===== flow/config.mk =====
export PLATFORM = sky130hd
export DESIGN_NAME = cpu
export DESIGN_NICKNAME = cpu
export VERILOG_FILES = /design/flow/design.v
export SDC_FILE = /design/flow/constraint.sdc
export NUM_CORES = 4
export LEC_CHECK = 0
export ABC_AREA = 1
export CAP_MARGIN = 20
export CELL_PAD_IN_SITES_GLOBAL_PLACEMENT = 3
export CORE_ASPECT_RATIO = 1.82
export CORE_MARGIN = 4
export CORE_UTILIZATION = 26
export CTS_CLUSTER_DIAMETER = 222
export GPL_ROUTABILITY_DRIVEN = 0
export GPL_TIMING_DRIVEN = 1
export SETUP_SLACK_MARGIN = 1.39
export SLEW_MARGIN = 30

===== flow/constraint.sdc =====
create_clock -name core_clock -period 6.2 [get_ports {clk}]
set_input_delay 1.2400 -clock core_clock [delete_from_list [all_inputs] [get_ports {clk}]]
set_output_delay 1.2400 -clock core_clock [all_outputs]
set_load 0.01 [all_outputs]

===== flow/design.v =====
module alu(clk,src0,src1,shamt,func,dst,dst_EX_DM,ov,zr,neg);
localparam ADD	= 3'b000;
localparam SUB 	= 3'b001;
localparam AND	= 3'b010;
localparam NOR	= 3'b011; 
localparam SLL	= 3'b100;
localparam SRL	= 3'b101;
localparam SRA	= 3'b110;
localparam LHB  = 3'b111;
localparam ADDi 	= 4'b0000;
localparam ADDZi 	= 4'b0001;
localparam SUBi 	= 4'b0010;
localparam ANDi		= 4'b0011;
localparam NORi		= 4'b0100;
localparam SLLi		= 4'b0101;
localparam SRLi		= 4'b0110;
localparam SRAi		= 4'b0111;
localparam LWi		= 4'b1000;
localparam SWi		= 4'b1001;
localparam LHBi		= 4'b1010;
localparam LLBi		= 4'b1011;
localparam BRi		= 4'b1100;
localparam JALi		= 4'b1101;
localparam JRi		= 4'b1110;
localparam HLTi		= 4'b1111;
localparam RF2SRC0 	= 2'b00;
localparam IMM_BR2SRC0 = 2'b01;			 
localparam IMM_JMP2SRC0 = 2'b10;		 
localparam IMM2SRC0 = 2'b11;			 
localparam RF2SRC1	= 2'b00;
localparam IMM2SRC1 = 2'b01;			 
localparam NPC2SRC1 = 2'b10;			 
input clk;
input [15:0] src0,src1;
input [2:0] func;			 
input [3:0] shamt;			 
output [15:0] dst;			 
output reg [15:0] dst_EX_DM;
output ov,zr,neg;
wire [15:0] sum;		 
wire [15:0] sum_sat;	 
wire [15:0] src0_2s_cmp;
wire cin;
wire sat_neg,sat_pos;
wire shft_in;
wire [15:0] shft_l1,shft_l2,shft_l4,shft_l;		 
wire [15:0] shft_r1,shft_r2,shft_r4,shft_r;		 
assign src0_2s_cmp = (func==SUB) ? ~src0 : src0;	 
assign cin = (func==SUB) ? 1 : 0;					 
assign sum = src1 + src0_2s_cmp + cin;
assign sat_neg = (src1[15] && src0_2s_cmp[15] && ~sum[15]) ? 1 : 0;
assign sat_pos = (~src1[15] && !src0_2s_cmp[15] && sum[15]) ? 1 : 0;
assign sum_sat = (sat_pos) ? 16'h7fff :
                 (sat_neg) ? 16'h8000 :
				 sum;
assign ov = sat_pos | sat_neg;
assign shft_l1 = (shamt[0]) ? {src1[14:0],1'b0} : src1;
assign shft_l2 = (shamt[1]) ? {shft_l1[13:0],2'b00} : shft_l1;
assign shft_l4 = (shamt[2]) ? {shft_l2[11:0],4'h0} : shft_l2;
assign shft_l = (shamt[3]) ? {shft_l4[7:0],8'h00} : shft_l4;
assign shft_in = (func==SRA) ? src1[15] : 0;
assign shft_r1 = (shamt[0]) ? {shft_in,src1[15:1]} : src1;
assign shft_r2 = (shamt[1]) ? {{2{shft_in}},shft_r1[15:2]} : shft_r1;
assign shft_r4 = (shamt[2]) ? {{4{shft_in}},shft_r2[15:4]} : shft_r2;
assign shft_r = (shamt[3]) ? {{8{shft_in}},shft_r4[15:8]} : shft_r4;
assign dst = (func==AND) ? src1 & src0 :
			 (func==NOR) ? ~(src1 | src0) :
			 (func==SLL) ? shft_l :
			 ((func==SRL) || (func==SRA)) ? shft_r :
			 (func==LHB) ? {src1[7:0],src0[7:0]} : sum_sat;	 
assign zr = ~|dst;
assign neg = dst[15];
always @(posedge clk)
  dst_EX_DM <= dst;
endmodule
module br_bool(clk,rst_n,clk_z_ID_EX,clk_nv_ID_EX,br_instr_ID_EX,
               jmp_imm_ID_EX,jmp_reg_ID_EX,cc_ID_EX,zr,ov,neg,
			   zr_EX_DM,flow_change_ID_EX);
input clk,rst_n;
input clk_z_ID_EX;			 
input clk_nv_ID_EX;			 
input br_instr_ID_EX;		 
input jmp_imm_ID_EX;		 
input jmp_reg_ID_EX;		 
input [2:0] cc_ID_EX;		 
input zr,ov,neg;			 
output reg flow_change_ID_EX;		 
output reg zr_EX_DM;				 
reg neg_EX_DM,ov_EX_DM;
always @(posedge clk, negedge rst_n)
  if (!rst_n)
    zr_EX_DM  <= 0;
  else if (clk_z_ID_EX) 
    zr_EX_DM  <= zr;
always @(posedge clk, negedge rst_n)
  if (!rst_n)
    begin
      ov_EX_DM  <= 0;
	  neg_EX_DM <= 0;
	end
  else if (clk_nv_ID_EX)
    begin
      ov_EX_DM  <= ov;
	  neg_EX_DM <= neg;
	end
always @* begin
  flow_change_ID_EX = jmp_imm_ID_EX | jmp_reg_ID_EX;	 
  if (br_instr_ID_EX)
    case (cc_ID_EX)
	  3'b000 : flow_change_ID_EX = ~zr_EX_DM;
	  3'b001 : flow_change_ID_EX = zr_EX_DM;
	  3'b010 : flow_change_ID_EX = ~zr_EX_DM & ~neg_EX_DM;
	  3'b011 : flow_change_ID_EX = neg_EX_DM;
	  3'b100 : flow_change_ID_EX = zr_EX_DM | (~zr_EX_DM & ~neg_EX_DM);
	  3'b101 : flow_change_ID_EX = neg_EX_DM | zr_EX_DM;
	  3'b110 : flow_change_ID_EX = ov_EX_DM;
	  3'b111 : flow_change_ID_EX = 1;
	endcase
end
endmodule
module dst_mux(clk,dm_re_EX_DM,dm_rd_data_EX_DM,pc_EX_DM,dst_EX_DM,rf_w_data_DM_WB,jmp_imm_EX_DM);
input clk;
input dm_re_EX_DM;
input jmp_imm_EX_DM;
input [15:0] dm_rd_data_EX_DM;		 
input [15:0] pc_EX_DM;				 
input [15:0] dst_EX_DM;				 
output reg[15:0] rf_w_data_DM_WB;		 
always @(posedge clk)
  if (dm_re_EX_DM)
    rf_w_data_DM_WB <= dm_rd_data_EX_DM;
  else if (jmp_imm_EX_DM)
    rf_w_data_DM_WB <= pc_EX_DM;
  else
    rf_w_data_DM_WB <= dst_EX_DM;
endmodule
module src_mux(clk,stall_ID_EX,stall_EX_DM,src0sel_ID_EX,src1sel_ID_EX,p0,p1,
               imm_ID_EX,pc_ID_EX,p0_EX_DM,src0,src1,dst_EX_DM,dst_DM_WB,
			   byp0_EX,byp0_DM,byp1_EX,byp1_DM);
input clk;
input stall_ID_EX,stall_EX_DM;					 
input [1:0] src0sel_ID_EX,src1sel_ID_EX;		 
input [15:0] p0;					 
input [15:0] p1;					 
input [15:0] pc_ID_EX;				 
input [11:0] imm_ID_EX;				 
input [15:0] dst_EX_DM;				 
input [15:0] dst_DM_WB;				 
input byp0_EX,byp1_EX;				 
input byp0_DM,byp1_DM;				 
output reg [15:0] p0_EX_DM;			 
output [15:0] src0,src1;			 
reg [15:0] p0_ID_EX,p1_ID_EX;		 
wire[15:0] RF_p0,RF_p1;				 
localparam ADD	= 3'b000;
localparam SUB 	= 3'b001;
localparam AND	= 3'b010;
localparam NOR	= 3'b011; 
localparam SLL	= 3'b100;
localparam SRL	= 3'b101;
localparam SRA	= 3'b110;
localparam LHB  = 3'b111;
localparam ADDi 	= 4'b0000;
localparam ADDZi 	= 4'b0001;
localparam SUBi 	= 4'b0010;
localparam ANDi		= 4'b0011;
localparam NORi		= 4'b0100;
localparam SLLi		= 4'b0101;
localparam SRLi		= 4'b0110;
localparam SRAi		= 4'b0111;
localparam LWi		= 4'b1000;
localparam SWi		= 4'b1001;
localparam LHBi		= 4'b1010;
localparam LLBi		= 4'b1011;
localparam BRi		= 4'b1100;
localparam JALi		= 4'b1101;
localparam JRi		= 4'b1110;
localparam HLTi		= 4'b1111;
localparam RF2SRC0 	= 2'b00;
localparam IMM_BR2SRC0 = 2'b01;			 
localparam IMM_JMP2SRC0 = 2'b10;		 
localparam IMM2SRC0 = 2'b11;			 
localparam RF2SRC1	= 2'b00;
localparam IMM2SRC1 = 2'b01;			 
localparam NPC2SRC1 = 2'b10;			 
always @(posedge clk)
  if (!stall_ID_EX)
    begin
	  p0_ID_EX <= p0;
	  p1_ID_EX <= p1;
	end
assign RF_p0 = (byp0_EX) ? dst_EX_DM :		 
               (byp0_DM) ? dst_DM_WB :
			   p0_ID_EX;
assign RF_p1 = (byp1_EX) ? dst_EX_DM :		 
               (byp1_DM) ? dst_DM_WB :
			   p1_ID_EX;	
always @(posedge clk)
  if (!stall_EX_DM)
	p0_EX_DM <= RF_p0;
assign src0 = (src0sel_ID_EX == RF2SRC0) ? RF_p0 : 
              (src0sel_ID_EX == IMM_BR2SRC0) ? {{7{imm_ID_EX[8]}},imm_ID_EX[8:0]} :		 
			  (src0sel_ID_EX == IMM_JMP2SRC0) ? {{4{imm_ID_EX[11]}},imm_ID_EX[11:0]} :	 
              {{12{imm_ID_EX[3]}},imm_ID_EX[3:0]};		 
assign src1 = (src1sel_ID_EX == RF2SRC1) ? RF_p1 : 
              (src1sel_ID_EX == NPC2SRC1) ? pc_ID_EX :	 
			  {{8{imm_ID_EX[7]}},imm_ID_EX[7:0]};			 
endmodule
module pc(clk,rst_n,stall_IM_ID,dst_ID_EX,
          pc,pc_ID_EX,flow_change_ID_EX,pc_EX_DM);
input clk,rst_n;
input flow_change_ID_EX;			 
input stall_IM_ID;					 
input [15:0] dst_ID_EX;				 
output [15:0] pc;					 
output reg [15:0] pc_ID_EX;			 
output reg [15:0] pc_EX_DM;			 
reg [15:0] pc,pc_IM_ID;
wire [15:0] nxt_pc;
assign nxt_pc = pc + 1;
always @(posedge clk, negedge rst_n)
  if (!rst_n)
    pc <= 16'h0000;
  else if (!stall_IM_ID)	 
    if (flow_change_ID_EX)
      pc <= dst_ID_EX;
    else
	  pc <= nxt_pc;
always @(posedge clk)
  if (!stall_IM_ID)
    pc_IM_ID <= nxt_pc;		 
always @(posedge clk)
  pc_ID_EX <= pc_IM_ID;	 
always @(posedge clk)
  pc_EX_DM <= pc_ID_EX;	 
endmodule
module id(clk,rst_n,instr,zr_EX_DM,br_instr_ID_EX,jmp_imm_ID_EX,jmp_reg_ID_EX,
          jmp_imm_EX_DM,rf_re0,rf_re1,
          rf_we_DM_WB,rf_p0_addr,rf_p1_addr,rf_dst_addr_DM_WB,alu_func_ID_EX,src0sel_ID_EX,
		  src1sel_ID_EX,dm_re_EX_DM,dm_we_EX_DM,clk_z_ID_EX,clk_nv_ID_EX,instr_ID_EX,
		  cc_ID_EX, stall_IM_ID,stall_ID_EX,stall_EX_DM,hlt_DM_WB,byp0_EX,byp0_DM,
		  byp1_EX,byp1_DM,flow_change_ID_EX);
input clk,rst_n;
input [15:0] instr;					 
input zr_EX_DM;						 
input flow_change_ID_EX;
output reg jmp_imm_ID_EX;
output reg jmp_reg_ID_EX;
output reg br_instr_ID_EX;			 
output reg jmp_imm_EX_DM;			 
output reg rf_re0;					 
output reg rf_re1;					 
output reg rf_we_DM_WB;				 
output reg [3:0] rf_p0_addr;		 
output reg [3:0] rf_p1_addr;		 
output reg [3:0] rf_dst_addr_DM_WB;	 
output reg [2:0] alu_func_ID_EX;	 
output reg [1:0] src0sel_ID_EX;		 
output reg [1:0] src1sel_ID_EX;		 
output reg dm_re_EX_DM;				 
output reg dm_we_EX_DM;				 
output reg clk_z_ID_EX;				 
output reg clk_nv_ID_EX;			 
output [11:0] instr_ID_EX;			 
output [2:0] cc_ID_EX;				 
output stall_IM_ID;					 
output stall_ID_EX;					 
output stall_EX_DM;					 
output reg hlt_DM_WB;				 
output reg byp0_EX,byp0_DM;			 
output reg byp1_EX,byp1_DM;			 
reg br_instr;
reg jmp_imm;
reg jmp_reg;
reg rf_we;
reg hlt;
reg [3:0] rf_dst_addr;
reg [2:0] alu_func;
reg [1:0] src0sel,src1sel;
reg dm_re;
reg dm_we;
reg clk_z;
reg clk_nv;
reg cond_ex;
reg [15:0] instr_IM_ID;			 
reg	rf_we_ID_EX,rf_we_EX_DM;
reg [3:0] rf_dst_addr_ID_EX,rf_dst_addr_EX_DM;
reg	dm_re_ID_EX;
reg	dm_we_ID_EX;
reg hlt_ID_EX,hlt_EX_DM;
reg [11:0] instr_ID_EX;		 
reg flow_change_EX_DM;		 
reg cond_ex_ID_EX;			 
wire load_use_hazard,flush;
localparam ADD	= 3'b000;
localparam SUB 	= 3'b001;
localparam AND	= 3'b010;
localparam NOR	= 3'b011; 
localparam SLL	= 3'b100;
localparam SRL	= 3'b101;
localparam SRA	= 3'b110;
localparam LHB  = 3'b111;
localparam ADDi 	= 4'b0000;
localparam ADDZi 	= 4'b0001;
localparam SUBi 	= 4'b0010;
localparam ANDi		= 4'b0011;
localparam NORi		= 4'b0100;
localparam SLLi		= 4'b0101;
localparam SRLi		= 4'b0110;
localparam SRAi		= 4'b0111;
localparam LWi		= 4'b1000;
localparam SWi		= 4'b1001;
localparam LHBi		= 4'b1010;
localparam LLBi		= 4'b1011;
localparam BRi		= 4'b1100;
localparam JALi		= 4'b1101;
localparam JRi		= 4'b1110;
localparam HLTi		= 4'b1111;
localparam RF2SRC0 	= 2'b00;
localparam IMM_BR2SRC0 = 2'b01;			 
localparam IMM_JMP2SRC0 = 2'b10;		 
localparam IMM2SRC0 = 2'b11;			 
localparam RF2SRC1	= 2'b00;
localparam IMM2SRC1 = 2'b01;			 
localparam NPC2SRC1 = 2'b10;			 
always @(posedge clk, negedge rst_n)
  if (!rst_n)
    instr_IM_ID <= 16'hb000;			 
  else if (!stall_IM_ID)
    instr_IM_ID <= instr;				 
always @(posedge clk)
  if (!stall_ID_EX)
    begin
	  br_instr_ID_EX 	<= br_instr & !load_use_hazard & !flush;
	  jmp_imm_ID_EX   	<= jmp_imm & !load_use_hazard & !flush;
	  jmp_reg_ID_EX   	<= jmp_reg & !load_use_hazard & !flush;
	  rf_we_ID_EX     	<= rf_we & !load_use_hazard & !flush;
	  rf_dst_addr_ID_EX	<= rf_dst_addr;
	  alu_func_ID_EX    <= alu_func;
	  src0sel_ID_EX		<= src0sel;
	  src1sel_ID_EX		<= src1sel;
	  dm_re_ID_EX       <= dm_re & !load_use_hazard & !flush;
	  dm_we_ID_EX       <= dm_we & !load_use_hazard & !flush;
	  clk_z_ID_EX		<= clk_z & !load_use_hazard & !flush;
	  clk_nv_ID_EX		<= clk_nv & !load_use_hazard & !flush;
	  instr_ID_EX		<= instr_IM_ID[11:0];
	  cond_ex_ID_EX 	<= cond_ex;
	end
always @(posedge clk)
  if (!stall_EX_DM)
    begin
	  rf_we_EX_DM		<= rf_we_ID_EX & (!(cond_ex_ID_EX & !zr_EX_DM));	 
	  rf_dst_addr_EX_DM <= rf_dst_addr_ID_EX;
      dm_re_EX_DM		<= dm_re_ID_EX;
	  dm_we_EX_DM		<= dm_we_ID_EX;
	  jmp_imm_EX_DM 	<= jmp_imm_ID_EX;
	end
always @(posedge clk) begin
  rf_we_DM_WB 		<= rf_we_EX_DM;
  rf_dst_addr_DM_WB <= rf_dst_addr_EX_DM;
end
always @(posedge clk, negedge rst_n)
  if (!rst_n) 
    begin
	  byp0_EX <= 1'b0;
	  byp0_DM <= 1'b0;
	  byp1_EX <= 1'b0;
	  byp1_DM <= 1'b0;
	end
  else
    begin
	  byp0_EX <= (rf_dst_addr_ID_EX==rf_p0_addr) ? (rf_we_ID_EX & !(cond_ex_ID_EX & !zr_EX_DM) & |rf_p0_addr) : 1'b0;
	  byp0_DM <= (rf_dst_addr_EX_DM==rf_p0_addr) ? (rf_we_EX_DM & |rf_p0_addr) : 1'b0;
	  byp1_EX <= (rf_dst_addr_ID_EX==rf_p1_addr) ? (rf_we_ID_EX & !(cond_ex_ID_EX & !zr_EX_DM) & |rf_p1_addr) : 1'b0;
	  byp1_DM <= (rf_dst_addr_EX_DM==rf_p1_addr) ? (rf_we_EX_DM & |rf_p1_addr) : 1'b0;
	end
always @(posedge clk, negedge rst_n)
  if (!rst_n)
    begin
	  hlt_ID_EX <= 1'b0;
	  hlt_EX_DM <= 1'b0;
	  hlt_DM_WB <= 1'b0;
    end
  else
    begin
	  hlt_ID_EX <= hlt & !flush | hlt_ID_EX;	 
	  hlt_EX_DM <= hlt_ID_EX;
	  hlt_DM_WB <= hlt_EX_DM;
	end
always @(posedge clk, negedge rst_n)
  if (!rst_n)
    flow_change_EX_DM <= 1'b0;
  else if(!stall_EX_DM)
    flow_change_EX_DM <= flow_change_ID_EX;
assign flush = flow_change_ID_EX | flow_change_EX_DM | hlt_ID_EX | hlt_EX_DM;
assign load_use_hazard = (((rf_dst_addr_ID_EX==rf_p0_addr) && rf_re0) || 
                          ((rf_dst_addr_ID_EX==rf_p1_addr) && rf_re1)) ? dm_re_ID_EX : 1'b0;
assign stall_IM_ID = hlt_ID_EX | load_use_hazard;
assign stall_ID_EX = 1'b0;  
assign stall_EX_DM = 1'b0;  
assign cc_ID_EX = instr_ID_EX[11:9];
always @* begin
  br_instr = 0;
  jmp_imm = 0;
  jmp_reg = 0;
  rf_re0 = 0;
  rf_re1 = 0;
  rf_we = 0;
  rf_p0_addr = instr_IM_ID[3:0];
  rf_p1_addr = instr_IM_ID[7:4];
  rf_dst_addr = instr_IM_ID[11:8];
  alu_func = ADD;
  src0sel = RF2SRC0;
  src1sel = RF2SRC1;
  dm_re = 0;
  dm_we = 0;
  clk_z = 0;
  clk_nv = 0;
  hlt = 0;
  cond_ex = 0;
  case (instr_IM_ID[15:12])
    ADDi : begin
	  rf_re0 = 1;
	  rf_re1 = 1;
	  rf_we = 1;
      clk_z = 1;
      clk_nv = 1;
	end
	ADDZi : begin
	  rf_re0 = 1;
	  rf_re1 = 1;
	  rf_we = 1;	 
      clk_z = 1;
      clk_nv = 1;
	  cond_ex = 1;	 
	end
	SUBi : begin
	  rf_re0 = 1;
	  rf_re1 = 1;
	  rf_we = 1;
      alu_func = SUB;	
      clk_z = 1;
      clk_nv = 1;	  
	end
	ANDi : begin
	  rf_re0 = 1;
	  rf_re1 = 1;
	  rf_we = 1;
      alu_func = AND;
	  clk_z = 1;
	end
	NORi : begin
	  rf_re0 = 1;
	  rf_re1 = 1;
	  rf_we = 1;
      alu_func = NOR;
	  clk_z = 1;
	end	
	SLLi : begin
	  rf_re1 = 1;
	  rf_we = 1;
      alu_func = SLL;
	  clk_z = 1;
	end	
	SRLi : begin
	  rf_re1 = 1;
	  rf_we = 1;
      alu_func = SRL;
	  clk_z = 1;
	end	
	SRAi : begin
	  rf_re1 = 1;
	  rf_we = 1;
      alu_func = SRA;
	  clk_z = 1;
	end
	LWi : begin
	  src0sel = IMM2SRC0;		 
	  rf_re1 = 1;
	  rf_we = 1;
	  dm_re = 1;
	end
	SWi : begin
	  src0sel = IMM2SRC0;					 
	  rf_re1 = 1;							 
	  rf_re0 = 1;							 
	  rf_p0_addr = instr_IM_ID[11:8];		 
	  dm_we = 1;
	end
	LHBi : begin
	  rf_re0 = 1;
	  rf_p0_addr = instr_IM_ID[11:8];		 
	  src1sel = IMM2SRC1;					 
	  rf_we = 1;
	  alu_func = LHB;
	end
	LLBi : begin
	  rf_re0 = 1;					 
	  rf_p0_addr = 4'h0;			 
	  src1sel = IMM2SRC1;			 
	  rf_we = 1;
	end
    BRi : begin
	  src0sel = IMM_BR2SRC0;		 
	  src1sel = NPC2SRC1;			 
	  br_instr = 1;
	end
	JALi : begin
	  src0sel = IMM_JMP2SRC0;		 
	  src1sel = NPC2SRC1;			 
	  rf_we = 1;
	  rf_dst_addr = 4'hF;			 
	  jmp_imm = 1;
	end
	JRi : begin
	  rf_re0 = 1;					 
	  rf_p0_addr = 4'h0;
	  rf_re1 = 1;					 
	  jmp_reg = 1;
	end
	HLTi : begin
	  hlt = 1;
	end
  endcase
end
endmodule
module rf(clk,p0_addr,p1_addr,p0,p1,re0,re1,dst_addr,dst,we);
input clk;
input [3:0] p0_addr, p1_addr;			 
input re0,re1;							 
input [3:0] dst_addr;					 
input [15:0] dst;						 
input we;								 
output [15:0] p0,p1;  					 
reg [15:0] mem[0:15];					 
always @(posedge clk)
  if (we)
    mem[dst_addr] <= dst;
assign p0 = (p0_addr == 4'h0) ? 16'b0 : ((we && (p0_addr == dst_addr)) ? dst : mem[p0_addr]);
assign p1 = (p1_addr == 4'h0) ? 16'b0 : ((we && (p1_addr == dst_addr)) ? dst : mem[p1_addr]);
endmodule
module cpu(clk,rst_n, iaddr, instr, wdata, we, addr, re, rdata, hlt);
input clk,rst_n;
input [15:0] instr;				 
input [15:0] rdata; 			 
output we, re; 
output [15:0] iaddr;			 
output [15:0] addr; 
output [15:0] wdata; 
output hlt;						 
wire [11:0] instr_ID_EX;		 
wire [15:0] src0,src1;			 
wire [15:0] dst_EX_DM;			 
wire [15:0] dst_ID_EX;			 
wire [15:0] pc_ID_EX;			 
wire [15:0] pc_EX_DM;			 
wire [15:0] rf_w_data_DM_WB;	 
wire [15:0] p0,p1;				 
wire [3:0] rf_p0_addr;			 
wire [3:0] rf_p1_addr;			 
wire [3:0] rf_dst_addr_DM_WB;	 
wire [2:0] alu_func_ID_EX;		 
wire [1:0] src0sel_ID_EX;		 
wire [1:0] src1sel_ID_EX;		 
wire [2:0] cc_ID_EX;			 
wire [15:0] p0_EX_DM;			 
wire stall_IM_ID,stall_ID_EX,stall_EX_DM;
wire flow_change_ID_EX,zr_EX_DM,br_instr_ID_EX,jmp_imm_ID_EX,jmp_reg_ID_EX,jmp_imm_EX_DM;
wire rf_re0,rf_re1,rf_we_DM_WB,dm_re_EX_DM,dm_we_EX_DM,clk_z_ID_EX,clk_nv_ID_EX;
wire hlt_DM_WB,byp0_EX,byp0_DM,byp1_EX,byp1_DM;
wire ov,zr,neg;
pc iPC(.clk(clk), .rst_n(rst_n), .stall_IM_ID(stall_IM_ID), .pc(iaddr), .dst_ID_EX(dst_ID_EX),
       .pc_ID_EX(pc_ID_EX), .pc_EX_DM(pc_EX_DM), .flow_change_ID_EX(flow_change_ID_EX));
id	iID(.clk(clk), .rst_n(rst_n), .instr(instr), .zr_EX_DM(zr_EX_DM), .br_instr_ID_EX(br_instr_ID_EX),
        .jmp_imm_ID_EX(jmp_imm_ID_EX), .jmp_reg_ID_EX(jmp_reg_ID_EX), .jmp_imm_EX_DM(jmp_imm_EX_DM), .rf_re0(rf_re0),
		.rf_re1(rf_re1), .rf_we_DM_WB(rf_we_DM_WB), .rf_p0_addr(rf_p0_addr), .rf_p1_addr(rf_p1_addr),
		.rf_dst_addr_DM_WB(rf_dst_addr_DM_WB), .alu_func_ID_EX(alu_func_ID_EX),
		.src0sel_ID_EX(src0sel_ID_EX), .src1sel_ID_EX(src1sel_ID_EX), .dm_re_EX_DM(dm_re_EX_DM),
		.dm_we_EX_DM(dm_we_EX_DM), .clk_z_ID_EX(clk_z_ID_EX), .clk_nv_ID_EX(clk_nv_ID_EX),
		.instr_ID_EX(instr_ID_EX), .cc_ID_EX(cc_ID_EX), .stall_IM_ID(stall_IM_ID),
		.stall_ID_EX(stall_ID_EX), .stall_EX_DM(stall_EX_DM), .hlt_DM_WB(hlt_DM_WB),
		.byp0_EX(byp0_EX), .byp0_DM(byp0_DM), .byp1_EX(byp1_EX), .byp1_DM(byp1_DM),
		.flow_change_ID_EX(flow_change_ID_EX));
rf iRF(.clk(clk), .p0_addr(rf_p0_addr), .p1_addr(rf_p1_addr), .p0(p0), .p1(p1),
       .re0(rf_re0), .re1(rf_re1), .dst_addr(rf_dst_addr_DM_WB), .dst(rf_w_data_DM_WB),
 	   .we(rf_we_DM_WB));
src_mux ISRCMUX(.clk(clk), .stall_ID_EX(stall_ID_EX), .stall_EX_DM(stall_EX_DM),
                .src0sel_ID_EX(src0sel_ID_EX), .src1sel_ID_EX(src1sel_ID_EX), .p0(p0), .p1(p1),
                .imm_ID_EX(instr_ID_EX), .pc_ID_EX(pc_ID_EX), .p0_EX_DM(p0_EX_DM),
				.src0(src0), .src1(src1), .dst_EX_DM(dst_EX_DM), .dst_DM_WB(rf_w_data_DM_WB),
			    .byp0_EX(byp0_EX), .byp0_DM(byp0_DM), .byp1_EX(byp1_EX), .byp1_DM(byp1_DM));
alu iALU(.clk(clk), .src0(src0), .src1(src1), .shamt(instr_ID_EX[3:0]), .func(alu_func_ID_EX),
         .dst(dst_ID_EX), .dst_EX_DM(dst_EX_DM), .ov(ov), .zr(zr), .neg(neg));
dst_mux iDSTMUX(.clk(clk), .dm_re_EX_DM(dm_re_EX_DM), .dm_rd_data_EX_DM(rdata),
                .dst_EX_DM(dst_EX_DM), .pc_EX_DM(pc_EX_DM), .rf_w_data_DM_WB(rf_w_data_DM_WB),
				.jmp_imm_EX_DM(jmp_imm_EX_DM));
br_bool iBRL(.clk(clk), .rst_n(rst_n), .clk_z_ID_EX(clk_z_ID_EX), .clk_nv_ID_EX(clk_nv_ID_EX),
             .br_instr_ID_EX(br_instr_ID_EX), .jmp_imm_ID_EX(jmp_imm_ID_EX),
			 .jmp_reg_ID_EX(jmp_reg_ID_EX), .cc_ID_EX(cc_ID_EX), .zr(zr), .ov(ov),
			 .zr_EX_DM(zr_EX_DM), .neg(neg), .flow_change_ID_EX(flow_change_ID_EX));	
assign wdata = p0_EX_DM; 
assign addr = dst_EX_DM; 
assign re = dm_re_EX_DM;
assign we = dm_we_EX_DM; 
assign hlt = hlt_DM_WB;
endmodule

===== flow/run.sh =====
#!/bin/bash
# the make line also repeats each setting of config.mk as NAME=value (left out here)
make -C /OpenROAD-flow-scripts/flow DESIGN_CONFIG=/design/flow/config.mk WORK_HOME=/design/flow/orfs CLKGATE_MAP_FILE= finish

==> summary.txt, run 1 <==
Synth top cell by count -> nand2_1
Hold Buf Count CTS -> 0
via count of the first global-routing pass -> 21.2k
Main area contributors -> edfxtp_1, dfxtp_1, o21ai_0, nand2_1, a21oi_1
normalized max-slew margin -> 34.9%
Worst-path clk slew -> 0.06 ns
max-cap viol count -> 0
WS Path Type -> register to register
RSZ-0062 raised after global routing -> false
synthesis area per yosys -> 23800 sq um
Via density -> 5.02
first-pass GRT wire length -> 159000 microns
# rows -> 149
hold path startpoint -> iID.dm_we_ID_EX
placed cells -> 4023
Reg2Reg Depth -> 24
Synth cell types -> 61
sequential element share of the synthesized area -> 52.4%
YS warnings -> 7
post-route setup TNS -> 0 ns
synthesized area -> 23800 sq um
Post-synth ARST share -> 9.01%
Setup crit start -> iID.byp1_DM
Routed WL -> 113000 microns
Die Wd -> 232 microns
remaining global-route overflow -> 0
XOR-XNOR Cells, Area Fraction -> 1.73%
initial antenna violation count -> 0
critical-path cell list -> inv_4 -> nor2_1 -> o21ai_0 -> o21a_1 -> ha_1 -> nand2_1 -> o21ai_0 -> inv_1 -> o21ai_0 -> a21oi_1 -> o21ai_0 -> xor2_1 -> o21ai_0 -> nand2_1 -> nand2_1 -> nand2_1 -> nand2_1 -> nand2_1 -> nand2_1 -> nor2_1 -> nand3_1 -> nor2_1 -> nand2_1 -> nand2_1
Post-synth EDFFs -> 272
Adder Share, Synth -> 0.977%
post-route ant nets -> 0
Worst Path Max Fanout -> 21
Least-Margin Pin Slew -> 0.972 ns
crit path to -> iBRL.zr_EX_DM
Worst Path Buf+Inv -> 2
clk sink count -> 477
Area growth syn-to-layout -> 17.9%
crit path DRT -> 6.75 ns
crit-path most repeated cell -> nand2_1
cell count after synthesis -> 2839
type of origin of the critical path -> register
max-slew violation count -> 0
top cells by count -> nand2_1, o21ai_0, inv_1
Critical Path AT -> 4.95 ns
skew final -> 0.0202 ns
aoi share -> 21.6%
minimum clock period -> 4.40 ns
gr usage total -> 23.0%
Clock Path Buffers -> 3
clock root buffer -> clkbuf_16
Yosys top cell by area -> edfxtp_1
final period utilization -> 71.0%
DR vias -> 20.7k
HP Class -> register to register
IO Count -> 85
# Cells Yosys -> 2839
Crit path largest cell delay -> 0.56 ns
Mux area share -> 0.0420%
post-synth top area share -> 34.3%
post-route non-filler standard cell count -> 4121
Final Hold Fails -> 0
tool warning count -> 31
routed length per instance -> 27.5 microns
R2R Setup Slk -> 1.80 ns
First-pass DRT Iterations -> 7
fp util -> 26.2%
drt drc -> 0
hold path depth -> 0
status -> finished clean
DR iter-0 viols -> 1381
Post-synth regs -> 477
Worst-Skew Late Latency -> 0.63 ns
slowest CP cell -> dfrtp_1
post-DP HPWL -> 81700 microns
Crit Reg-Reg Startpoint -> iID.byp1_DM
syn avg cell area -> 8.39 sq um
die footprint -> 96800 sq um
element type at the critical path end -> register
H-tree depth -> 2
FMAX -> 227 MHz
diode count -> 0
nets@finish -> 2922
Top delay family on crit path -> AND-OR/OR-AND gates
worst reg2reg endpoint -> iBRL.zr_EX_DM
CP Depth -> 24
Logic family by area -> AND-OR/OR-AND gates
die height -> 416 microns
AND/OR/NAND/NOR Cells, Area Fraction -> 15.6%
hold endpoint -> iID.dm_we_EX_DM
Core Box Area -> 90800 sq um
cts bufs inserted -> 51
CTS tree -> built
Final Setup Violations -> 0
largest net degree at the start of global routing -> 159
Synth Flop Type -> edfxtp_1
input/output buffers -> 84
Synth Net Count -> 2891
## final cells by class
cell class                      count  area (sq um)
Fill cell                        9612         62700
Sequential cell                   477         12500
Multi-Input combinational cell   1889          9710
Tap cell                         1208          1510
Timing Repair Buffer              157          1560
Clock buffer                       73          1490
Inverter                          294          1120
Clock inverter                     23           203
## per-stage QoR
step | util (%) | worst slack [ns] | instance area, sq um | hold WS (ns)
finish | 31.0 | 1.80 | 28100 | 0.329
detailed placement | 29.0 | 1.05 | 26300 | 0.318
CTS | 30.9 | 1.45 | 28000 | 0.332
global route | 31.0 | 1.41 | 28100 | 0.344
global placement | 28.8 | 1.02 | 26100 | 0.317
floorplan | - | 2.32 | 23800 | 0.310
## routing by layer
layer	routed length (microns)	share of wire (%)	global-route usage, %	vias to the layer above
li1	-	-	-	9804
met1	40400	36	23.8	10200
met2	64000	57	45.7	471
met3	2770	2.4	1.82	173
met4	6110	5.4	10.7	0
met5	0	0	0	-
## what timing repair did
item                                    4_1_cts  5_1_grt
buffers inserted                              0        2
resized                                       8       26
pin swaps                                     0        1
endpoints found under the setup margin       11       20
==> run 2: changes to the inputs <==
- ABC_AREA: 1 -> default
- CELL_PAD_IN_SITES_DETAIL_PLACEMENT: default -> 0
- CELL_PAD_IN_SITES_GLOBAL_PLACEMENT: 3 -> 0
- CORE_ASPECT_RATIO: 1.82 -> default
- CORE_MARGIN: 4 -> 2
- CORE_UTILIZATION: 26 -> 72
- CTS_CLUSTER_DIAMETER: 222 -> 390
- CTS_CLUSTER_SIZE: default -> 35
- GPL_ROUTABILITY_DRIVEN: 0 -> 1
- GPL_TIMING_DRIVEN: 1 -> default
- PLACE_DENSITY_LB_ADDON: default -> 0.04
- SETUP_SLACK_MARGIN: 1.39 -> 0.91
- SLEW_MARGIN: 30 -> 15
- TNS_END_PERCENT: default -> 85
- clock period: 6.2 -> 3.12 ns (I/O delays scaled with it)
==> summary.txt, run 2 <==
Synth Net Count -> 2391 (-17%)
status -> aborted with a tool error
remaining global-route overflow -> 7
Main area contributors -> edfxtp_1, dfxtp_1, mux4_2, nand2_1, dfrtp_1
Post-synth regs -> 477 (unchanged)
Logic family by area -> simple AND/OR/NAND/NOR gates
Error -> [ERROR GRT-0232] Routing congestion too high. Check the congestion heatmap in the GUI.
Synth Flop Type -> edfxtp_1
IO Count -> 85 (unchanged)
placer's final routability congestion estimate -> 1.31
synthesis area per yosys -> 25000 sq um (+4.7%)
top cells by count -> nand2_1, edfxtp_1, dfxtp_1
AND/OR/NAND/NOR Cells, Area Fraction -> 15.7% (+0.025 points)
Adder Share, Synth -> 0.932% (-0.044 points)
syn avg cell area -> 10.7 sq um (+27%)
YS warnings -> 7 (unchanged)
Clock Path Buffers -> 3 (unchanged)
# rows -> 68 (-54%)
Mux area share -> 14.0% (+14 points)
failing step -> global routing (5_1_grt)
clk sink count -> 477 (unchanged)
die footprint -> 36200 sq um (-63%)
H-tree depth -> 1 (-1)
fp util -> 72.6% (+46 points)
gr usage total -> 69.8%
post-DP HPWL -> 64100 microns (-22%)
aoi share -> 13.9% (-7.7 points)
sequential element share of the synthesized area -> 50.0% (-2.4 points)
pre-CTS setup slack -> -1.37 ns (-2.42 ns)
synthesized area -> 25000 sq um (+4.7%)
cts bufs inserted -> 17 (-67%)
Synth top cell by count -> nand2_1
die height -> 190 microns (-54%)
clock root buffer -> clkbuf_16
Post-synth EDFFs -> 272 (unchanged)
input/output buffers -> 84 (unchanged)
XOR-XNOR Cells, Area Fraction -> 2.21% (+0.48 points)
Yosys top cell by area -> edfxtp_1
Die Wd -> 190 microns (-18%)
Core Box Area -> 34400 sq um (-62%)
Post-synth ARST share -> 9.01% (unchanged)
post-synth top area share -> 32.7% (-1.5 points)
Synth cell types -> 85 (+39%)
cell count after synthesis -> 2339 (-18%)
# Cells Yosys -> 2339 (-18%)
==> run 2: repair_timing <==
action	CTS
endpoints found under the setup margin	138
pin swaps	49
resized	95
buffers inserted	11
hold buffers	0
==> run 2: stage by stage <==
step | cell area, sq um | cells | hold slack, ns | utilization (%)
global placement | 29600 | 3125 | 0.320 | 86.0
detailed placement | 29600 | 3125 | 0.329 | 86.0
CTS | 30500 | 3166 | 0.133 | 88.8
floorplan | 25700 | 2339 | 0.310 | -
==> run 2: layer usage <==
metal	global-route usage (%)	overflow
met5	22.9	0
met3	48.9	1
met4	62.5	3
met2	87.6	3
met1	75.5	0
==> run 3: changes to the inputs <==
- CELL_PAD_IN_SITES_DETAIL_PLACEMENT: 0 -> default
- CELL_PAD_IN_SITES_GLOBAL_PLACEMENT: 0 -> default
- CORE_UTILIZATION: 72 -> 59
- CTS_CLUSTER_DIAMETER: 390 -> default
- CTS_CLUSTER_SIZE: 35 -> default
- GPL_ROUTABILITY_DRIVEN: 1 -> default
- PLACE_DENSITY_LB_ADDON: 0.04 -> default
- SETUP_SLACK_MARGIN: 0.91 -> -0.31
- SLEW_MARGIN: 15 -> 20
- TNS_END_PERCENT: 85 -> default
- clock period: 3.12 -> 3.27 ns (I/O delays scaled with it)
==> summary.txt, run 3 <==
CP Depth -> 15
clk sink count -> 477 (unchanged)
Crit Reg-Reg Startpoint -> iID.byp1_DM
Reg2Reg Depth -> 15
first-pass GRT wire length -> 146000 microns
Critical Path AT -> 4.91 ns
Core Box Area -> 41900 sq um (+22%)
post-DP HPWL -> 70700 microns (+10%)
Flop area -> 12500 sq um
crit path to -> iBRL.zr_EX_DM
Post-synth EDFFs -> 272 (unchanged)
First-pass DRT Iterations -> 6
crit path DRT -> 3.77 ns
Mux area share -> 14.0% (unchanged)
via count of the first global-routing pass -> 23.2k
worst reg2reg endpoint -> iBRL.zr_EX_DM
aoi share -> 13.9% (unchanged)
WS Path Type -> register to register
clock root buffer -> clkbuf_16
# Cells Yosys -> 2339 (unchanged)
syn avg cell area -> 10.7 sq um (unchanged)
Top delay family on crit path -> AND-OR/OR-AND gates
Worst-path clk slew -> 0.07 ns
Post-synth ARST share -> 9.01% (unchanged)
drt drc -> 0
status -> complete, but fails checks
Synth cell types -> 85 (unchanged)
critical-path cell list -> buf_12 -> mux2_2 -> o21ai_1 -> mux2i_1 -> ha_1 -> nand4_1 -> or3_4 -> and4_4 -> o31a_1 -> buf_6 -> a211oi_4 -> o211ai_1 -> nor4_2 -> nand4b_1 -> o41ai_2
Synth top cell by count -> nand2_1
AND/OR/NAND/NOR Cells, Area Fraction -> 15.7% (unchanged)
Crit path largest cell delay -> 0.41 ns
die height -> 210 microns (+10%)
synthesized area -> 25000 sq um (unchanged)
DR iter-0 viols -> 3919
Setup crit start -> iID.byp1_DM
HP Class -> input port to asynchronous set/reset pin
XOR-XNOR Cells, Area Fraction -> 2.21% (unchanged)
Clock Path Buffers -> 3 (unchanged)
sequential element share of the synthesized area -> 50.0% (unchanged)
routed length per instance -> 29.6 microns
Synth Net Count -> 2391 (unchanged)
# rows -> 75 (+10%)
Final Hold Fails -> 0
largest net degree at the start of global routing -> 105
remaining global-route overflow -> 0
R2R Setup Slk -> -1.14 ns
Adder Share, Synth -> 0.932% (unchanged)
Worst Path Max Fanout -> 10
Main area contributors -> edfxtp_1, dfxtp_1, mux4_2, nand2_1, dfrtp_1
placer's final routability congestion estimate -> 1.02 (-22%)
tool warning count -> 35
element type at the critical path end -> register
input/output buffers -> 84 (unchanged)
gr usage total -> 45.3%
cts bufs inserted -> 48 (+31)
skew final -> 0.0352 ns
initial antenna violation count -> 3
post-route ant nets -> 0
normalized max-slew margin -> 23.1%
Failed Checks -> negative setup slack
synthesis area per yosys -> 25000 sq um (unchanged)
cell count after synthesis -> 2339 (unchanged)
post-synth top area share -> 32.7% (unchanged)
Worst Path Buf+Inv -> 2
FMAX -> 227 MHz
final period utilization -> 135%
Logic family by area -> simple AND/OR/NAND/NOR gates
Synth Flop Type -> edfxtp_1
Final Setup Violations -> 45
Via density -> 6.93
Worst-Skew Late Latency -> 0.61 ns
Routed WL -> 99700 microns
max-slew violation count -> 0
nets@finish -> 2839
Die Wd -> 210 microns (+10%)
top cells by count -> nand2_1, edfxtp_1, dfxtp_1
IO Count -> 85 (unchanged)
RSZ-0062 raised after global routing -> true
YS warnings -> 7 (unchanged)
layout filler cell count -> 2555
Least-Margin Pin Slew -> 1.15 ns
logic area -> 12400 sq um
type of origin of the critical path -> register
Final Util -> 76.7%
fin worst setup slack -> -1.14 ns
CTS tree -> built
minimum clock period -> 4.41 ns
die footprint -> 44000 sq um (+22%)
slowest CP cell -> dfrtp_2
H-tree depth -> 2 (+1)
fp util -> 59.6% (-13 points)
Area growth syn-to-layout -> 28.7%
max-cap viol count -> 0
DR vias -> 23.3k
Yosys top cell by area -> edfxtp_1
Post-synth regs -> 477 (unchanged)
[run 3: layout make-up]
class                           instances  share of cell area (%)
Timing Repair Buffer                  569                    14.8
Antenna cell                            1                 0.00779
Tap cell                              539                    2.10
Multi-Input combinational cell       1654                    38.6
Clock buffer                           76                    4.54
Clock inverter                         14                   0.506
Inverter                               37                   0.432
Sequential cell                       477                    38.9
[run 3: layer usage]
metal | global-route usage (%) | part of all wire (%) | wire (microns)
met5 | 0 | 0.033 | 33
met4 | 22.8 | 6.0 | 5980
met3 | 13.4 | 14 | 14400
met2 | 67.1 | 43 | 43300
met1 | 61.0 | 36 | 35900
[run 3: timing repair]
item / CTS / global route
endpoints found under the hold margin: 0 / 0
setup endpoints to repair: 35 / 36
pin swaps: 20 / 20
setup buffers: 14 / 15
resized: 66 / 63
hold buffers: 0 / 0
[run 3: per-stage QoR]
step | cell area (sq um) | setup slack (ns) | std cells | hold WS [ns] | TNS, ns
final | 32100 | -1.14 | 3367 | 0.184 | -26.11
after global placement | 29800 | -1.43 | 3247 | 0.319 | -27.03
after global routing | 32100 | -1.30 | 3366 | 0.246 | -32.58
after detailed placement | 29800 | -1.41 | 3247 | 0.330 | -30.41
after floorplan | 25200 | -0.835 | 2339 | 0.310 | -16.86
after CTS | 31800 | -0.985 | 3351 | 0.180 | -24.10
==> run 4: changes to the inputs <==
- ABC_AREA: default -> 1
- CELL_PAD_IN_SITES_DETAIL_PLACEMENT: default -> 0
- CELL_PAD_IN_SITES_GLOBAL_PLACEMENT: default -> 0
- CORE_UTILIZATION: 59 -> 72
- CTS_CLUSTER_DIAMETER: default -> 298
- CTS_CLUSTER_SIZE: default -> 16
- GPL_ROUTABILITY_DRIVEN: default -> 1
- PLACE_DENSITY: default -> 0.75
- SETUP_SLACK_MARGIN: -0.31 -> -0.39
- SLEW_MARGIN: 20 -> 15
- TNS_END_PERCENT: default -> 100
- clock period: 3.27 -> 3.84 ns (I/O delays scaled with it)
==> summary.txt, run 4 <==
XOR-XNOR Cells, Area Fraction -> 1.73% (-0.48 points)
Final Setup Violations -> 18 (-60%)
element type at the critical path end -> register
initial antenna violation count -> 0 (-3)
crit path DRT -> 4.26 ns (+0.49 ns)
first-pass GRT wire length -> 131000 microns (-10%)
CTS tree -> built
R2R Setup Slk -> -0.15 ns (+0.99 ns)
largest net degree at the start of global routing -> 99 (-5.7%)
synthesis area per yosys -> 23800 sq um (-4.5%)
max-cap viol count -> 0 (unchanged)
Mux area share -> 0.0420% (-14 points)
normalized max-slew margin -> 37.0% (+14 points)
worst hold slack -> 0.243 ns (+0.0599 ns)
finished layout cell area -> 27400 sq um (-15%)
synthesized area -> 23800 sq um (-4.5%)
die footprint -> 34600 sq um (-21%)
nets@finish -> 3039 (+7.0%)
IO Count -> 85 (unchanged)
Synth Flop Type -> edfxtp_1
fp util -> 73.2% (+14 points)
Clock Path Buffers -> 3 (unchanged)
Main area contributors -> edfxtp_1, dfxtp_1, o21ai_0, nand2_1, a21oi_1
H-tree depth -> 2 (unchanged)
Worst Path Buf+Inv -> 4 (+2)
Crit Reg-Reg Startpoint -> iID.byp0_DM
# Cells Yosys -> 2839 (+21%)
fin worst setup slack -> -0.150 ns (+0.991 ns)
remaining global-route overflow -> 0 (unchanged)
Post-synth ARST share -> 9.01% (unchanged)
Worst-path clk slew -> 0.09 ns (+0.02 ns)
First-pass DRT Iterations -> 10 (+4)
Via density -> 7.01 (+1.3%)
AND/OR/NAND/NOR Cells, Area Fraction -> 15.6% (-0.025 points)
Logic family by area -> AND-OR/OR-AND gates
Worst-Skew Late Latency -> 0.56 ns (-0.05 ns)
Synth cell types -> 61 (-28%)
Final Hold Fails -> 0 (unchanged)
die height -> 186 microns (-11%)
Critical Path AT -> 4.41 ns (-0.50 ns)
cell count after synthesis -> 2839 (+21%)
post-route ant nets -> 0 (unchanged)
Worst Path Max Fanout -> 11 (+1)
crit path to -> iPC.pc[7]
DR iter-0 viols -> 5311 (+36%)
drt drc -> 0 (unchanged)
type of origin of the critical path -> register
placed cells -> 3379 (+4.1%)
Core Box Area -> 32500 sq um (-22%)
status -> complete, but fails checks
Failed Checks -> negative setup slack
top cells by count -> nand2_1, o21ai_0, inv_1
Routed WL -> 89400 microns (-10%)
Die Wd -> 186 microns (-11%)
placer's final routability congestion estimate -> 1.04 (+2.2%)
syn avg cell area -> 8.39 sq um (-21%)
Post-synth regs -> 477 (unchanged)
Synth Net Count -> 2891 (+21%)
sequential element share of the synthesized area -> 52.4% (+2.4 points)
Yosys top cell by area -> edfxtp_1
clock root buffer -> clkbuf_16
DP Area -> 26100 sq um (-12%)
Area growth syn-to-layout -> 14.8%
tool warning count -> 30 (-14%)
Adder Share, Synth -> 0.977% (+0.044 points)
cts bufs inserted -> 35 (-27%)
post-route non-filler standard cell count -> 3457 (+2.7%)
routed length per instance -> 25.9 microns (-13%)
layout filler cell count -> 1764 (-31%)
post-synth top area share -> 34.3% (+1.5 points)
CP Depth -> 27 (+12)
Crit path largest cell delay -> 0.44 ns (+0.03 ns)
FMAX -> 251 MHz (+11%)
HP Class -> input port to asynchronous set/reset pin
logic area -> 9650 sq um (-22%)
WS Path Type -> register to register
Post-synth EDFFs -> 272 (unchanged)
# rows -> 66 (-12%)
post-DP HPWL -> 56700 microns (-20%)
Top delay family on crit path -> simple AND/OR/NAND/NOR gates
aoi share -> 21.6% (+7.7 points)
Setup crit start -> iID.byp0_DM
worst reg2reg endpoint -> iPC.pc[7]
Reg2Reg Depth -> 27 (+12)
slowest CP cell -> dfrtp_2
Synth top cell by count -> nand2_1
DR vias -> 24.2k (+4.0%)
via count of the first global-routing pass -> 22.9k (-0.99%)
Final Util -> 84.1% (+7.4 points)
gr usage total -> 51.1% (+5.9 points)
Least-Margin Pin Slew -> 0.945 ns (-0.203 ns)
Flop area -> 12500 sq um (about the same)
input/output buffers -> 84 (unchanged)
crit-path most repeated cell -> nand2_1
final period utilization -> 104% (-31 points)
skew final -> 0.0156 ns (-0.0196 ns)
minimum clock period -> 3.99 ns (-0.421 ns)
max-slew violation count -> 0 (unchanged)
YS warnings -> 7 (unchanged)
clk sink count -> 477 (unchanged)
run 4: timing repair:
action / in CTS / in global routing
hold buffers: 0 / 0
resized: 0 / 33
setup buffers: 0 / 10
setup endpoints to repair: 0 / 18
run 4: cell type report:
class	instances	share of cell area (%)
inverters	294	4.08
multi-input cells	1890	35.3
well taps	442	2.02
repair buffers	288	9.14
clock inverters	4	0.220
repair inverters	1	0.0183
flip-flops and latches	477	45.7
clock buffers	60	3.54
diodes	1	0.00915
run 4: through the flow:
stage	setup TNS (ns)	worst slack (ns)
final	-1.76	-0.150
after global placement	-0.542	-0.222
after floorplan	-0.0657	-0.0399
after global routing	-6.65	-0.407
after CTS	-1.44	-0.342
after detailed placement	-1.00	-0.319
run 4: routing by layer:
metal	GRT usage (%)	wire, microns	vias up
met5	0	0	-
li1	-	-	10000
met4	33.1	7760	0
met1	65.7	28700	10800
met2	75.6	37900	2728
met3	15.6	15100	684
==> run 5: changes to the inputs <==
- ABC_AREA: 1 -> 0
- CELL_PAD_IN_SITES_DETAIL_PLACEMENT: 0 -> default
- CELL_PAD_IN_SITES_GLOBAL_PLACEMENT: 0 -> default
- CORE_ASPECT_RATIO: default -> 0.75
- CORE_MARGIN: 2 -> 4
- CORE_UTILIZATION: 72 -> 17
- CTS_CLUSTER_DIAMETER: 298 -> 35
- CTS_CLUSTER_SIZE: 16 -> 91
- GPL_TIMING_DRIVEN: default -> 0
- MAX_ROUTING_LAYER: default -> met5
- MIN_ROUTING_LAYER: default -> met1
- PLACE_DENSITY: 0.75 -> default
- PLACE_DENSITY_LB_ADDON: default -> 0.14
- SETUP_SLACK_MARGIN: -0.39 -> -0.27
- SLEW_MARGIN: 15 -> 40
- TNS_END_PERCENT: 100 -> 70
- clock period: 3.84 -> 7.69 ns (I/O delays scaled with it)
==> summary.txt, run 5 <==
HP Class -> register to register
final period utilization -> 96.9% (-7.0 points)
type of origin of the critical path -> register
worst hold slack -> 0.337 ns (+0.0940 ns)
largest net degree at the start of global routing -> 26 (-74%)
placer's final routability congestion estimate -> 0.935 (-10%)
YS warnings -> 7 (unchanged)
Mux area share -> 14.0% (+14 points)
tool warning count -> 27 (-10%)
layout filler cell count -> 15.7k (+790%)
Reg2Reg Depth -> 18 (-33%)
Adder Share, Synth -> 0.932% (-0.044 points)
Post-synth regs -> 477 (unchanged)
minimum clock period -> 7.45 ns (+3.46 ns)
Post-synth ARST share -> 9.01% (unchanged)
remaining global-route overflow -> 0 (unchanged)
Clock Path Buffers -> 3 (unchanged)
FMAX -> 134 MHz (-46%)
crit path to -> iBRL.zr_EX_DM
initial antenna violation count -> 15 (+15)
XOR-XNOR Cells, Area Fraction -> 2.21% (+0.48 points)
post-synth top area share -> 32.7% (-1.5 points)
Die Wd -> 450 microns (+140%)
via count of the first global-routing pass -> 20.5k (-10%)
Worst-path clk slew -> 0.06 ns (-0.03 ns)
DP Area -> 28900 sq um (+10%)
max-slew violation count -> 0 (unchanged)
DR vias -> 21.5k (-11%)
CP Depth -> 18 (-33%)
aoi share -> 13.9% (-7.7 points)
post-DP HPWL -> 99000 microns (+75%)
slowest CP cell -> a311oi_1
post-route non-filler standard cell count -> 4605 (+33%)
synthesized area -> 25000 sq um (+4.7%)
input/output buffers -> 84 (unchanged)
skew final -> 0.0394 ns (+0.0238 ns)
hold path startpoint -> iPC.pc_IM_ID[3]
post-route setup TNS -> 0 ns (+1.76 ns)
cts bufs inserted -> 96 (+170%)
Post-synth EDFFs -> 272 (unchanged)
gr usage total -> 16.1% (-35 points)
fp util -> 17.2% (-56 points)
AND/OR/NAND/NOR Cells, Area Fraction -> 15.7% (+0.025 points)
Flop area -> 12500 sq um (about the same)
synthesis area per yosys -> 25000 sq um (+4.7%)
Area growth syn-to-layout -> 29.6%
nets@finish -> 2604 (-14%)
first-pass GRT wire length -> 173000 microns (+32%)
R2R Setup Slk -> 0.24 ns (+0.39 ns)
Core Box Area -> 145000 sq um (+350%)
Least-Margin Pin Slew -> 0.917 ns (-0.0276 ns)
Main area contributors -> edfxtp_1, dfxtp_1, mux4_2, nand2_1, dfrtp_1
DR iter-0 viols -> 2616 (-51%)
sequential element share of the synthesized area -> 50.0% (-2.4 points)
Setup crit start -> iID.src1sel_ID_EX[0]
WS Path Type -> register to register
Hold Buf Count CTS -> 0 (unchanged)
element type at the critical path end -> register
normalized max-slew margin -> 38.4% (+1.4 points)
top cells by count -> nand2_1, edfxtp_1, dfxtp_1
# Cells Yosys -> 2339 (-18%)
crit path DRT -> 8.27 ns (+4.01 ns)
drt drc -> 0 (unchanged)
status -> finished clean
die footprint -> 153000 sq um (+340%)
CTS tree -> built
finished layout cell area -> 32300 sq um (+18%)
logic area -> 11900 sq um (+23%)
Routed WL -> 127000 microns (+42%)
Crit Reg-Reg Startpoint -> iID.src1sel_ID_EX[0]
clock root buffer -> clkbuf_16
worst reg2reg endpoint -> iBRL.zr_EX_DM
Yosys top cell by area -> edfxtp_1
H-tree depth -> 3 (+1)
Synth Flop Type -> edfxtp_1
Final Setup Violations -> 0 (-18)
Final Hold Fails -> 0 (unchanged)
syn avg cell area -> 10.7 sq um (+27%)
hold endpoint -> iPC.pc_ID_EX[3]
placed cells -> 4419 (+31%)
Synth Net Count -> 2391 (-17%)
cell count after synthesis -> 2339 (-18%)
Post-CTS Resized -> 0 (unchanged)
routed length per instance -> 27.5 microns (+6.5%)
IO Count -> 85 (unchanged)
die height -> 340 microns (+83%)
Worst Path Buf+Inv -> 6 (+2)
Worst-Skew Late Latency -> 0.69 ns (+0.13 ns)
post-route ant nets -> 0 (unchanged)
Critical Path AT -> 8.03 ns (+3.62 ns)
setup bufs post-CTS -> 0 (unchanged)
Synth top cell by count -> nand2_1
critical-path cell list -> buf_2 -> buf_1 -> clkbuf_1 -> buf_1 -> a21o_1 -> inv_1 -> ha_1 -> a21oi_1 -> o21ai_0 -> a211oi_1 -> mux2_2 -> or4_1 -> clkbuf_1 -> a311oi_1 -> o22ai_2 -> nor4_1 -> nand4b_1 -> o41ai_2
Top delay family on crit path -> AND-OR/OR-AND gates
# rows -> 121 (+83%)
Crit path largest cell delay -> 0.61 ns (+0.17 ns)
max-cap viol count -> 0 (unchanged)
Synth cell types -> 85 (+39%)
clk sink count -> 477 (unchanged)
First-pass DRT Iterations -> 5 (-5)
Via density -> 4.67 (-33%)
hold path depth -> 0
Worst Path Max Fanout -> 10 (-1)
Final Util -> 22.2% (-62 points)
Logic family by area -> simple AND/OR/NAND/NOR gates
## run 5: final cells by class
cell class,count,area share (%)
antenna,3,0.0232
multi-input combinational,1654,36.8
tap,1968,7.61
sequential,477,38.7
clock inverter,75,2.90
buffer,171,2.19
timing repair buffer,115,3.71
inverter,37,0.429
clock buffer,105,7.65
## run 5: per-stage QoR
step	worst slack (ns)
after global routing	-0.119
after global placement	-0.338
final	0.239
after floorplan	2.88
after CTS	0.298
after detailed placement	0.311
## run 5: routing by layer
metal  global-route usage [%]  share of wire, %  vias up
met3                     4.32               9.1      126
li1                         -                 -     9298
met5                        0                 0        -
met2                     21.2                38     1024
met4                     3.18               1.9        0
met1                     25.5                51    11100
==> run 6: changes to the inputs <==
- ABC_AREA: 0 -> default
- CORE_ASPECT_RATIO: 0.75 -> default
- CORE_MARGIN: 4 -> 2
- CORE_UTILIZATION: 17 -> 40
- CTS_CLUSTER_DIAMETER: 35 -> default
- CTS_CLUSTER_SIZE: 91 -> default
- GPL_ROUTABILITY_DRIVEN: 1 -> default
- GPL_TIMING_DRIVEN: 0 -> default
- MAX_ROUTING_LAYER: met5 -> default
- MIN_ROUTING_LAYER: met1 -> default
- PLACE_DENSITY_LB_ADDON: 0.14 -> default
- SETUP_SLACK_MARGIN: -0.27 -> default
- SLEW_MARGIN: 40 -> 20
- TNS_END_PERCENT: 70 -> default
- clock period: 7.69 -> 4.18 ns (I/O delays scaled with it)
==> summary.txt, run 6 <==
normalized max-slew margin -> 29.6% (-8.8 points)
clk sink count -> 477 (unchanged)
Failed Checks -> negative setup slack
placer's final routability congestion estimate -> 1.06 (+13%)
Main area contributors -> edfxtp_1, dfxtp_1, mux4_2, nand2_1, dfrtp_1
Setup crit start -> iID.byp0_DM
DR iter-0 viols -> 2346 (-10%)
post-DP HPWL -> 70100 microns (-29%)
crit-path most repeated cell -> buf_4
critical-path cell list -> buf_12 -> mux2i_4 -> o21ai_0 -> a21oi_2 -> xnor2_1 -> ha_1 -> nand2_1 -> nor3_2 -> a211oi_2 -> buf_4 -> mux2_4 -> or4_4 -> o311a_1 -> o211ai_1 -> buf_4 -> nor4_2 -> nand4b_1 -> o41ai_2
Logic family by area -> simple AND/OR/NAND/NOR gates
clock root buffer -> clkbuf_16
Via density -> 6.04 (+29%)
Worst Path Max Fanout -> 6 (-4)
cts bufs inserted -> 51 (-47%)
post-route non-filler standard cell count -> 3595 (-22%)
IO Count -> 85 (unchanged)
gr usage total -> 30.5% (+14 points)
status -> complete, but fails checks
Core Box Area -> 61700 sq um (-58%)
drt drc -> 0 (unchanged)
type of origin of the critical path -> register
Crit Reg-Reg Startpoint -> iID.byp0_DM
Post-synth regs -> 477 (unchanged)
Critical Path AT -> 5.06 ns (-2.97 ns)
Worst-path clk slew -> 0.06 ns (about the same)
Least-Margin Pin Slew -> 1.05 ns (+0.133 ns)
synthesis area per yosys -> 25000 sq um (unchanged)
first-pass GRT wire length -> 144000 microns (-17%)
Crit path largest cell delay -> 0.60 ns (about the same)
Post-synth ARST share -> 9.01% (unchanged)
Yosys top cell by area -> edfxtp_1
Routed WL -> 99000 microns (-22%)
R2R Setup Slk -> -0.39 ns (-0.63 ns)
via count of the first global-routing pass -> 21.4k (+4.1%)
Mux area share -> 14.0% (unchanged)
max-cap viol count -> 0 (unchanged)
worst reg2reg endpoint -> iBRL.zr_EX_DM
Synth cell types -> 85 (unchanged)
Area growth syn-to-layout -> 29.5% (about the same)
layout filler cell count -> 5530 (-65%)
# Cells Yosys -> 2339 (unchanged)
HP Class -> input port to asynchronous set/reset pin
final period utilization -> 109% (+13 points)
input/output buffers -> 84 (unchanged)
FMAX -> 219 MHz (+63%)
Post-synth EDFFs -> 272 (unchanged)
placed cells -> 3439 (-22%)
Synth top cell by count -> nand2_1
H-tree depth -> 2 (-1)
Worst Path Buf+Inv -> 3 (-3)
remaining global-route overflow -> 0 (unchanged)
Die Wd -> 254 microns (-44%)
top cells by count -> nand2_1, edfxtp_1, dfxtp_1
sequential element share of the synthesized area -> 50.0% (unchanged)
Worst-Skew Late Latency -> 0.61 ns (-0.08 ns)
fin worst setup slack -> -0.393 ns (-0.632 ns)
Top delay family on crit path -> AND-OR/OR-AND gates
YS warnings -> 7 (unchanged)
Final Setup Violations -> 24 (+24)
AND/OR/NAND/NOR Cells, Area Fraction -> 15.7% (unchanged)
# rows -> 91 (-25%)
fp util -> 40.4% (+23 points)
cell count after synthesis -> 2339 (unchanged)
First-pass DRT Iterations -> 5 (unchanged)
Flop area -> 12500 sq um (about the same)
Synth Net Count -> 2391 (unchanged)
crit path to -> iBRL.zr_EX_DM
routed length per instance -> 27.5 microns (about the same)
Final Hold Fails -> 0 (unchanged)
largest net degree at the start of global routing -> 131 (+400%)
skew final -> 0.0192 ns (-0.0201 ns)
tool warning count -> 31 (+15%)
CTS tree -> built
crit path DRT -> 4.66 ns (-3.61 ns)
slowest CP cell -> or4_4
post-route setup TNS -> -3.80 ns (-3.80 ns)
RSZ-0062 raised after global routing -> true
syn avg cell area -> 10.7 sq um (unchanged)
die height -> 254 microns (-25%)
WS Path Type -> register to register
element type at the critical path end -> register
Synth Flop Type -> edfxtp_1
CP Depth -> 18 (unchanged)
synthesized area -> 25000 sq um (unchanged)
minimum clock period -> 4.57 ns (-2.88 ns)
die footprint -> 64400 sq um (-58%)
logic area -> 12600 sq um (+6.0%)
XOR-XNOR Cells, Area Fraction -> 2.21% (unchanged)
Clock Path Buffers -> 3 (unchanged)
initial antenna violation count -> 2 (-13)
Reg2Reg Depth -> 18 (unchanged)
post-route ant nets -> 0 (unchanged)
post-synth top area share -> 32.7% (unchanged)
Adder Share, Synth -> 0.932% (unchanged)
diode count -> 0 (-3)
DR vias -> 21.7k (+1.1%)
max-slew violation count -> 0 (unchanged)
aoi share -> 13.9% (unchanged)
nets@finish -> 2767 (+6.3%)
[run 6: repair_timing]
action                                  in CTS  in global routing
pin swaps                                   27                 37
gates cloned                                 2                  0
setup buffers                               41                 31
gates resized                               89                107
hold buffers                                 0                  0
endpoints found under the setup margin      35                 35
[run 6: metrics by stage]
stage	worst slack (ns)	instance area, sq um	hold WS [ns]	utilization [%]
2_1_floorplan	0.0000373	25100	0.310	-
3_3_place_gp	-0.876	29200	0.319	47.4
3_5_place_dp	-0.915	29200	0.315	47.4
4_1_cts	-0.374	31700	0.267	51.4
5_1_grt	-0.514	32300	0.301	52.4
6_report	-0.393	32300	0.269	52.4
[run 6: per-layer routing]
metal | GRT usage [%] | vias to the layer above | wire [microns]
met4 | 17.0 | 2 | 6300
met5 | 0 | - | 11
li1 | - | 9537 | -
met3 | 4.33 | 272 | 6550
met1 | 38.1 | 10900 | 38100
met2 | 50.8 | 1051 | 48000
[run 6: cell type report]
class,count,share of cell area (%)
Inverter,37,0.430
Tap cell,837,3.24
Timing Repair Buffer,494,13.3
Clock buffer,67,4.26
Clock inverter,29,1.07
Multi-Input combinational cell,1654,39.1
Sequential cell,477,38.7
